Setup of run 1:
## ALU
module ALU (
    input  logic clk,
    input  logic rst_n,
    input  logic [5:0] alu_op,
    input  logic word,
    input  logic [15:0] a,
    input  logic [15:0] b,
    input  logic cf_in,
    input  logic [4:0] shift_cnt,
    output logic [15:0] result
);
    logic [15:0] a_in, b_in;
    parameter ADD = 6'b000000;
    parameter SUB = 6'b000001;
    parameter CMP = 6'b000010;
    parameter INC = 6'b000011;
    parameter DEC = 6'b000100;
    parameter NEG = 6'b000101;
    parameter AND = 6'b000110;
    parameter OR = 6'b000111;
    parameter XOR = 6'b001000;
    parameter NOT = 6'b001001;
    parameter TEST = 6'b001010;
    parameter SHL = 6'b001011;
    parameter SHR = 6'b001100;
    parameter SAR = 6'b001101;
    parameter ROL = 6'b001110;
    parameter ROR = 6'b001111;
    parameter RCL = 6'b010000;
    parameter RCR = 6'b010001;
    parameter MUL = 6'b010010;
    parameter IMUL = 6'b010011;
    parameter DIV = 6'b010100;
    parameter IDIV = 6'b010101;
    always @(posedge clk or negedge rst_n) begin
        if (!rst_n) begin
            a_in <= 0;
            b_in <= 0;
        end else begin
            case(alu_op)
                ADD: begin
                    result <= a + b;
                end
                SUB: begin
                    result <= a - b;
  ...
Size: roughly 2500 cells after synthesis, about 16 flip-flops, ~63 I/O pins, ~0.016 sq mm of cells after synthesis.
clock: 50.7 ns
lec_check: 0
abc_area: 1
cap_margin: 20
cell_pad_in_sites_global_placement: 2
core_aspect_ratio: 0.79
core_margin: 2
core_utilization: 36
cts_cluster_size: 23
gpl_routability_driven: 0
gpl_timing_driven: 1
hold_slack_margin: 0.28
max_routing_layer: met5
place_density_lb_addon: 0.01
slew_margin: 20
tns_end_percent: 85
run.sh (not shown) runs the stock make flow with config.mk's settings and CLKGATE_MAP_FILE=.
The flow did not stop early for run 1: all stages ran, and the layout cleared the timing, design-rule and antenna checks.
diff inputs: run 1 => run 2
- a deleted CORE_ASPECT_RATIO that had been 0.79
- a deleted PLACE_DENSITY_LB_ADDON that had been 0.01
- a deleted GPL_TIMING_DRIVEN that had been 1
- a deleted HOLD_SLACK_MARGIN that had been 0.28
- a deleted GPL_ROUTABILITY_DRIVEN that had been 0
- a deleted TNS_END_PERCENT that had been 85
- a deleted ABC_AREA that had been 1
- a deleted CTS_CLUSTER_SIZE that had been 23
- a change of CORE_UTILIZATION from 36 to 25
- a deleted CELL_PAD_IN_SITES_GLOBAL_PLACEMENT that had been 2
- a deleted MAX_ROUTING_LAYER that had been met5
- a change of the clock period (ns, I/O delays scaled along) from 50.7 to 52.8
[summary]
Lower aoi/oai-family share of the synthesized area among run 2 and run 1: run 1
Of run 2 and run 1, it is run 2 that has the lower combined global-route utilization of all metal layers.
Run 2 vs run 1, number of cells in Yosys stat went down by about 15%.
Diff run 1 -> run 2: pre-CTS setup slack dropped 0.82 ns; non-clock buffer total of the final layout climbed about 15%; global-route track usage on met2 dropped 13 points; required time reported for the critical path endpoint climbed 2.06 ns; routed wire length dropped 9.2%.
Critical path depth (run 1 / run 2): 1.6
Edits applied to the flow inputs when going from run 2 to run 3:
- PLACE_DENSITY now 0.42, previously not set
- ABC_AREA now 1, previously not set
- CORE_UTILIZATION now 52, was 25
- the clock period (ns, I/O delays scaled along) now 46.3, was 52.8
## What came out
The estimated power of run 3 ends up lower than the estimate for run 2. In the flow results for run 2 and run 3, the post-synthesis compound-gate area fraction is larger on run 2. Going from run 2 to run 3, switching fraction of total power higher, cell area after technology mapping increased about 1.2%, portion of the layout cell area used by clock cells neither gained nor lost much. Run comparison: run 3 highest metal layer with signal wires met4; run 2 highest metal layer with signal wires met5.
Here is what was changed in the inputs of run 4 compared with run 3.
- swapping 52 for 58 in CORE_UTILIZATION
- putting TNS_END_PERCENT at 5 where nothing was set
- clearing PLACE_DENSITY, which used to be 0.42
- clearing ABC_AREA, which used to be 1
- swapping 46.3 for 29.3 in the clock period (ns, I/O delays scaled along)
==> results <==
- Comparing run 4 and run 3, the one run not ending clean was run 4.
- Run 4 had finished all stages when the layout checks came back failing, citing negative setup slack.
- Total number of vias: run 4 and run 3 compared, lower one is run 3
- Run 4: register share of the cell area is 0.69 points lower than what run 3 reported.
- Relative to run 3, wire length of the first global-routing pass has increased by about 19% in run 4.
- Portion of the layout cell area used by non-clock buffers (higher): run 4
- Dominant non-sequential cell family after synthesis = adder cells: run 4; dominant non-sequential cell family after synthesis = simple AND/OR/NAND/NOR gates: run 3
- On non-clock buffer count: run 4 sits above run 3.
Modified inputs, run 5 compared to run 4
- an added CTS_CLUSTER_DIAMETER of 84
- a change of CORE_UTILIZATION from 58 to 65
- a change of the clock period (ns, I/O delays scaled along) from 29.3 to 30.6
==> comparison <==
- Comparing height of the die for run 5 and run 4, the bigger number came from run 4.
- Run 5 is listed as incomplete: the tool reported an error in global routing (5_1_grt) and the run ended there.
- [run 5 vs run 4] starting utilization of the core area: higher in run 5
- Diff run 4 -> run 5 | cell count after placement | down slightly
- Synthesized cell count: run 4 vs run 5 identical
- From run 4 to run 5, hold buffer count at CTS did not move at all.
- Going from run 4 to run 5, post-cts resize count down about 55%; total setup buffers inserted after CTS now sits lower; total clock buffers created by CTS now sits at about the same level.
- Compared with run 4, run 5 shows cell area after placement lower by about 0.9%.
- Run 4 -> run 5: die size decreased by more than 10%

* * *

Starting RTL as in the previous note.
make LEC_CHECK=0 ABC_AREA=1 CAP_MARGIN=20 CELL_PAD_IN_SITES_GLOBAL_PLACEMENT=1 CORE_ASPECT_RATIO=0.57 CORE_MARGIN=2 CORE_UTILIZATION=40 MAX_ROUTING_LAYER=met4 SLEW_MARGIN=20 finish   # period 31.5 ns
Change:
--- a/flow/config.mk
+++ b/flow/config.mk
@@ -10,2 +9,0 @@
-export CELL_PAD_IN_SITES_GLOBAL_PLACEMENT = 1
-export CORE_ASPECT_RATIO = 0.57
@@ -13,2 +11,2 @@
-export CORE_UTILIZATION = 40
-export MAX_ROUTING_LAYER = met4
+export CORE_UTILIZATION = 56
+export CTS_CLUSTER_SIZE = 98
==> flow/constraint.sdc (replaced) <==
create_clock -name core_clock -period 30.4 [get_ports {clk}]
set_input_delay 6.0800 -clock core_clock [delete_from_list [all_inputs] [get_ports {clk}]]
set_output_delay 6.0800 -clock core_clock [all_outputs]
set_load 0.01 [all_outputs]
What happened:
- wire length came out lower by roughly a tenth
- global-route usage came out higher by 5.2 points
- count of clock-buffer cells in the layout stays the same
- via count came out higher by a few percent
- final area is about the same
- worst hold slack loses 0.16 ns

* * *

ALU again, from the RTL that the note above started with.
Settings: LEC_CHECK=0, ABC_AREA=1, CAP_MARGIN=20, CORE_MARGIN=2, CORE_UTILIZATION=66, CTS_CLUSTER_DIAMETER=381, CTS_CLUSTER_SIZE=78, HOLD_SLACK_MARGIN=0.29, SLEW_MARGIN=20, TNS_END_PERCENT=5; clock period 56.3 ns.
The baseline produced a clean layout.
Change:
==> flow/config.mk (replaced) <==
export PLATFORM = sky130hd
export DESIGN_NAME = ALU
export DESIGN_NICKNAME = ALU
export VERILOG_FILES = /design/flow/design.v
export SDC_FILE = /design/flow/constraint.sdc
export NUM_CORES = 4
export LEC_CHECK = 0
export CAP_MARGIN = 20
export CORE_MARGIN = 2
export CORE_UTILIZATION = 57
export SLEW_MARGIN = 20
==> flow/constraint.sdc (replaced) <==
create_clock -name core_clock -period 34.3 [get_ports {clk}]
set_input_delay 6.8600 -clock core_clock [delete_from_list [all_inputs] [get_ports {clk}]]
set_output_delay 6.8600 -clock core_clock [all_outputs]
set_load 0.01 [all_outputs]
=> The new run went through all stages and came out clean; clock power rose by about 57%; worst hold slack is worse by 4.4 ns; power rose by about 100%; final cell count fell by about 7%; critical path depth fell by 53; design area rose by 6.7%; setup slack is worse by 15 ns; count of clock-buffer cells in the layout is unchanged.
Change:
--- a/flow/config.mk
+++ b/flow/config.mk
@@ -9,3 +9,3 @@
 export CORE_MARGIN = 2
-export CORE_UTILIZATION = 57
+export CORE_UTILIZATION = 50
 export SLEW_MARGIN = 20
==> flow/constraint.sdc (replaced) <==
create_clock -name core_clock -period 52.8 [get_ports {clk}]
set_input_delay 10.5600 -clock core_clock [delete_from_list [all_inputs] [get_ports {clk}]]
set_output_delay 10.5600 -clock core_clock [all_outputs]
set_load 0.01 [all_outputs]
What happened: The new run produced a clean layout; utilization decreases by 12 points; clock power decreases by about 37%; setup slack gains 8.3 ns; design area decreases by about 6%.
Change:
--- a/flow/config.mk
+++ b/flow/config.mk
@@ -9,3 +9,3 @@
 export CORE_MARGIN = 2
-export CORE_UTILIZATION = 50
+export CORE_UTILIZATION = 40
 export SLEW_MARGIN = 20
==> flow/constraint.sdc (replaced) <==
create_clock -name core_clock -period 100.0 [get_ports {clk}]
set_input_delay 20.0000 -clock core_clock [delete_from_list [all_inputs] [get_ports {clk}]]
set_output_delay 20.0000 -clock core_clock [all_outputs]
set_load 0.01 [all_outputs]
Effect:
- combinational power goes down by 50%
- global-route usage goes down by 7.1 points
- synthesized area stays the same
- total power goes down by 49%
- non-clock buffer count goes up by 9
- worst setup slack gains 39 ns
- count of clock-buffer cells in the layout stays the same
- cell count goes up by about 5%
- hold slack gains 9.4 ns

* * *

build 7:
Starting RTL as in the previous note.
make LEC_CHECK=0 CAP_MARGIN=20 CELL_PAD_IN_SITES_GLOBAL_PLACEMENT=3 CORE_MARGIN=2 CORE_UTILIZATION=40 CTS_CLUSTER_DIAMETER=399 CTS_CLUSTER_SIZE=100 SLEW_MARGIN=20 finish   # period 100.0 ns
## Diff of input files: build 63 against build 7
diff --git a/flow/config.mk b/flow/config.mk
--- a/flow/config.mk
+++ b/flow/config.mk
@@ -7,8 +7,5 @@
 export LEC_CHECK = 0
 export CAP_MARGIN = 20
-export CELL_PAD_IN_SITES_GLOBAL_PLACEMENT = 3
 export CORE_MARGIN = 2
 export CORE_UTILIZATION = 40
-export CTS_CLUSTER_DIAMETER = 399
-export CTS_CLUSTER_SIZE = 100
 export SLEW_MARGIN = 20
==> flow/constraint.sdc <==
create_clock -name core_clock -period 52.8 [get_ports {clk}]
set_input_delay 10.5600 -clock core_clock [delete_from_list [all_inputs] [get_ports {clk}]]
set_output_delay 10.5600 -clock core_clock [all_outputs]
set_load 0.01 [all_outputs]
--- outcome ---
Build 63 closes out successfully: all stages finished, all timing, DRC and antenna checks passed.
Clock power grows by more than half when moving from build 7 to build 63.
In build 63 relative to build 7, count of vias placed by the detailed router had gone up by a few percent.
In build 63, utilization is lower than in build 7.
Changes in build 56 relative to build 63:
diff --git a/flow/config.mk b/flow/config.mk
--- a/flow/config.mk
+++ b/flow/config.mk
@@ -8,4 +8,4 @@
 export CAP_MARGIN = 20
 export CORE_MARGIN = 2
-export CORE_UTILIZATION = 40
-export SLEW_MARGIN = 20
+export CORE_UTILIZATION = 63
+export SLEW_MARGIN = 30
==> flow/constraint.sdc <==
create_clock -name core_clock -period 31.6 [get_ports {clk}]
set_input_delay 6.3200 -clock core_clock [delete_from_list [all_inputs] [get_ports {clk}]]
set_output_delay 6.3200 -clock core_clock [all_outputs]
set_load 0.01 [all_outputs]
Findings:
- Number of non-clock buffers (build 56 vs. build 63) increases by more than 100%
- The max-slew headroom at the worst pin in build 56 sits 5.5 points above the value recorded for build 63.
- Status for build 56 and build 63: clean finish in build 63 only
- What the final checks of build 56 revealed, after a flow that finished every stage, was a layout that fails on negative setup slack.
- Detailed-router iteration count before antenna repair (lower): build 63
- Per the comparison of build 56 with build 63, worst hold slack decreased by 4220 ps relative to the old numbers, final wirelength climbed 24%, arrival time at the worst endpoint lost 10510 ps, horizontal die dimension decreased by 40 microns relative to the old numbers, largest fanout on the critical path -14.
- Build 56 vs build 63, clock network power share went down by 0.6 points.
### build 56 -> build 52
diff --git a/flow/config.mk b/flow/config.mk
--- a/flow/config.mk
+++ b/flow/config.mk
@@ -8,4 +8,5 @@
 export CAP_MARGIN = 20
 export CORE_MARGIN = 2
-export CORE_UTILIZATION = 63
-export SLEW_MARGIN = 30
+export CORE_UTILIZATION = 65
+export CTS_CLUSTER_DIAMETER = 98
+export SLEW_MARGIN = 20
==> flow/constraint.sdc <==
create_clock -name core_clock -period 36.7 [get_ports {clk}]
set_input_delay 7.3400 -clock core_clock [delete_from_list [all_inputs] [get_ports {clk}]]
set_output_delay 7.3400 -clock core_clock [all_outputs]
set_load 0.01 [all_outputs]
==> comparison <==
- Looking at share of the final layout cell area in sequential cells, build 52 sits 0.50 points higher than build 56 does.
- Compared with build 56, build 52 shows a lower final area.
- Every stage of the flow completed for build 52, and the final layout passed the timing, design-rule and antenna checks.
- Sort build 56 and build 52 by logic area, descending, and build 56 comes first.
Input changes introduced in build 83 (baseline for comparison: build 52):
diff --git a/flow/config.mk b/flow/config.mk
--- a/flow/config.mk
+++ b/flow/config.mk
@@ -6,7 +6,8 @@
 export NUM_CORES = 4
 export LEC_CHECK = 0
+export ABC_AREA = 1
 export CAP_MARGIN = 20
 export CORE_MARGIN = 2
 export CORE_UTILIZATION = 65
-export CTS_CLUSTER_DIAMETER = 98
 export SLEW_MARGIN = 20
+export TNS_END_PERCENT = 5
==> flow/constraint.sdc <==
create_clock -name core_clock -period 56.3 [get_ports {clk}]
set_input_delay 11.2600 -clock core_clock [delete_from_list [all_inputs] [get_ports {clk}]]
set_output_delay 11.2600 -clock core_clock [all_outputs]
set_load 0.01 [all_outputs]
## What came out
- sky130_fd_sc_hd__clkdlybuf4s50_1 as the critical path's slowest cell was reported by build 52, and sky130_fd_sc_hd__inv_1 by build 83.
- The fraction of the cycle the final worst path needs of build 83 is lower than that of build 52.
- Against build 52, chip area estimate from yosys synthesis in build 83 rose slightly.
- [build 83 vs build 52] post-layout worst setup margin: higher in build 83

* * *

## run A
The RTL this note starts from:
==> flow/design.v <==
`timescale 1ns/1ns
module ALU (
    input  logic clk,
    input  logic rst_n,
    input  logic [5:0] alu_op,
    input  logic word,
    input  logic [15:0] a,
    input  logic [15:0] b,
    input  logic cf_in,
    input  logic [4:0] shift_cnt,
    output logic [15:0] result
);
    logic [15:0] a_in, b_in;
    parameter ADD = 6'b000000;
    parameter SUB = 6'b000001;
    parameter CMP = 6'b000010;
    parameter INC = 6'b000011;
    parameter DEC = 6'b000100;
    parameter NEG = 6'b000101;
    parameter AND = 6'b000110;
    parameter OR = 6'b000111;
    parameter XOR = 6'b001000;
    parameter NOT = 6'b001001;
    parameter TEST = 6'b001010;
    parameter SHL = 6'b001011;
    parameter SHR = 6'b001100;
    parameter SAR = 6'b001101;
    parameter ROL = 6'b001110;
    parameter ROR = 6'b001111;
    parameter RCL = 6'b010000;
    parameter RCR = 6'b010001;
    parameter MUL = 6'b010010;
    parameter IMUL = 6'b010011;
    parameter DIV = 6'b010100;
    parameter IDIV = 6'b010101;
    always @(posedge clk or negedge rst_n) begin
        if (!rst_n) begin
            a_in <= 0;
            b_in <= 0;
        end else begin
            case(alu_op)
                ADD: begin
                    result <= a + b;
                end
                SUB: begin
                    result <= a - b;
                end
                CMP: begin
                    result <= a - b;
                end
                INC: begin
                    result <= a + 1;
                end
                DEC: begin
                    result <= a - 1;
                end
                NEG: begin
                    result <= 0 - a;
                end
                AND: begin
                    result <= a & b;
                end
                OR: begin
                    result <= a | b;
                end
                XOR: begin
                    result <= a ^ b;
                end
                NOT: begin
                    result <= ~a;
                end
                TEST: begin
                    result <= a & b;
                end
                SHL: begin
                    result <= a << shift_cnt;
                end
                SHR: begin
                    result <= a >> shift_cnt;
                end
                SAR: begin
                    result <= a >>> shift_cnt;
                end
                ROL: begin
                    result <= {a[15:0], a[15:0]};
                end
                ROR: begin
                    result <= {a[0], a[15:1]};
                end
                RCL: begin
                    result <= {a[15:0], cf_in};
                end
                RCR: begin
                    result <= {cf_in, a[15:0]};
                end
                MUL: begin
                    result <= a * b;    
                end
                IMUL: begin
                    result <= a * b;    
                end
                DIV: begin
                    result <= (b == 16'd0) ? 16'hFFFF : a / b;
                end
                IDIV: begin
                    result <= (b == 16'd0) ? 16'hFFFF : a / b;
                end
            endcase
        end
    end
endmodule
Settings: LEC_CHECK=0, CAP_MARGIN=20, CORE_MARGIN=2, CORE_UTILIZATION=65, HOLD_SLACK_MARGIN=0.29, SLEW_MARGIN=20, TNS_END_PERCENT=5; clock period 85.3 ns.
Run A finished all stages; the layout is clean.
[inputs] run B vs run A
- clearing HOLD_SLACK_MARGIN, which used to be 0.29
- putting CTS_CLUSTER_DIAMETER at 98 where nothing was set
- swapping 85.3 for 29.6 in the clock period (ns, I/O delays scaled along)
Findings:
Run B never completed, since it errored out during global routing (5_1_grt). Run B does worse than run A on worst slack at placement. Reported for run A and run B, synthesized cell count turned out identical to the last digit. Between run B and run A, the number of buffers added by the clock tree synthesis step figures differ only marginally. Run B ends up with a half-perimeter wire length of the detailed placement result that is about 16% higher than in run A. Diff run A..run B | chip area in the Yosys report | unchanged. On post-CTS repair timing setup buffer count: run B sits above run A. Diff run A..run B | mux share of post-synthesis cell area | unchanged.
#### Input delta (run C over run B)
- SETUP_SLACK_MARGIN now -2.0, previously not set
- TNS_END_PERCENT no longer set, was 5
- CTS_CLUSTER_DIAMETER now 339, was 98
- the clock period (ns, I/O delays scaled along) now 30.6, was 29.6
--- outcome ---
Looking at count of buffers added by post-CTS timing repair for setup, run C sits 42 below run B. Run B → run C: share of flip-flops with an asynchronous set or reset after synthesis roughly the same, number of cells upsized or downsized after cts lower. The flow for run C finished, though final verification flagged negative setup slack. Between run C and run B, the synthesized cell count does not differ in any meaningful way. Re die area: no difference whatsoever between run B and run C. Relative to run B, run C degrades post-placement worst setup slack. Of the two candidates, run B has the better HPWL after detailed placement and run C the worse one.
### run C -> run D
- a deleted SETUP_SLACK_MARGIN that had been -2.0
- a deleted CTS_CLUSTER_DIAMETER that had been 339
- a change of CORE_UTILIZATION from 65 to 63
- an added TNS_END_PERCENT of 5
- a change of the clock period (ns, I/O delays scaled along) from 30.6 to 29.3
## What came out
As the logs show, run D stopped at global routing (5_1_grt) after a tool error, so it never reached the end of the flow.
Compared with run C, run D shows total placed cells including tap cells that has gone up slightly.
In the floorplan summary, run D is listed with a die area greater than that of run C.
Half-perimeter wire length after detailed placement of run D falls short of that of run C slightly.
Power figures rest on the tool's default switching activity, not on a simulated workload.
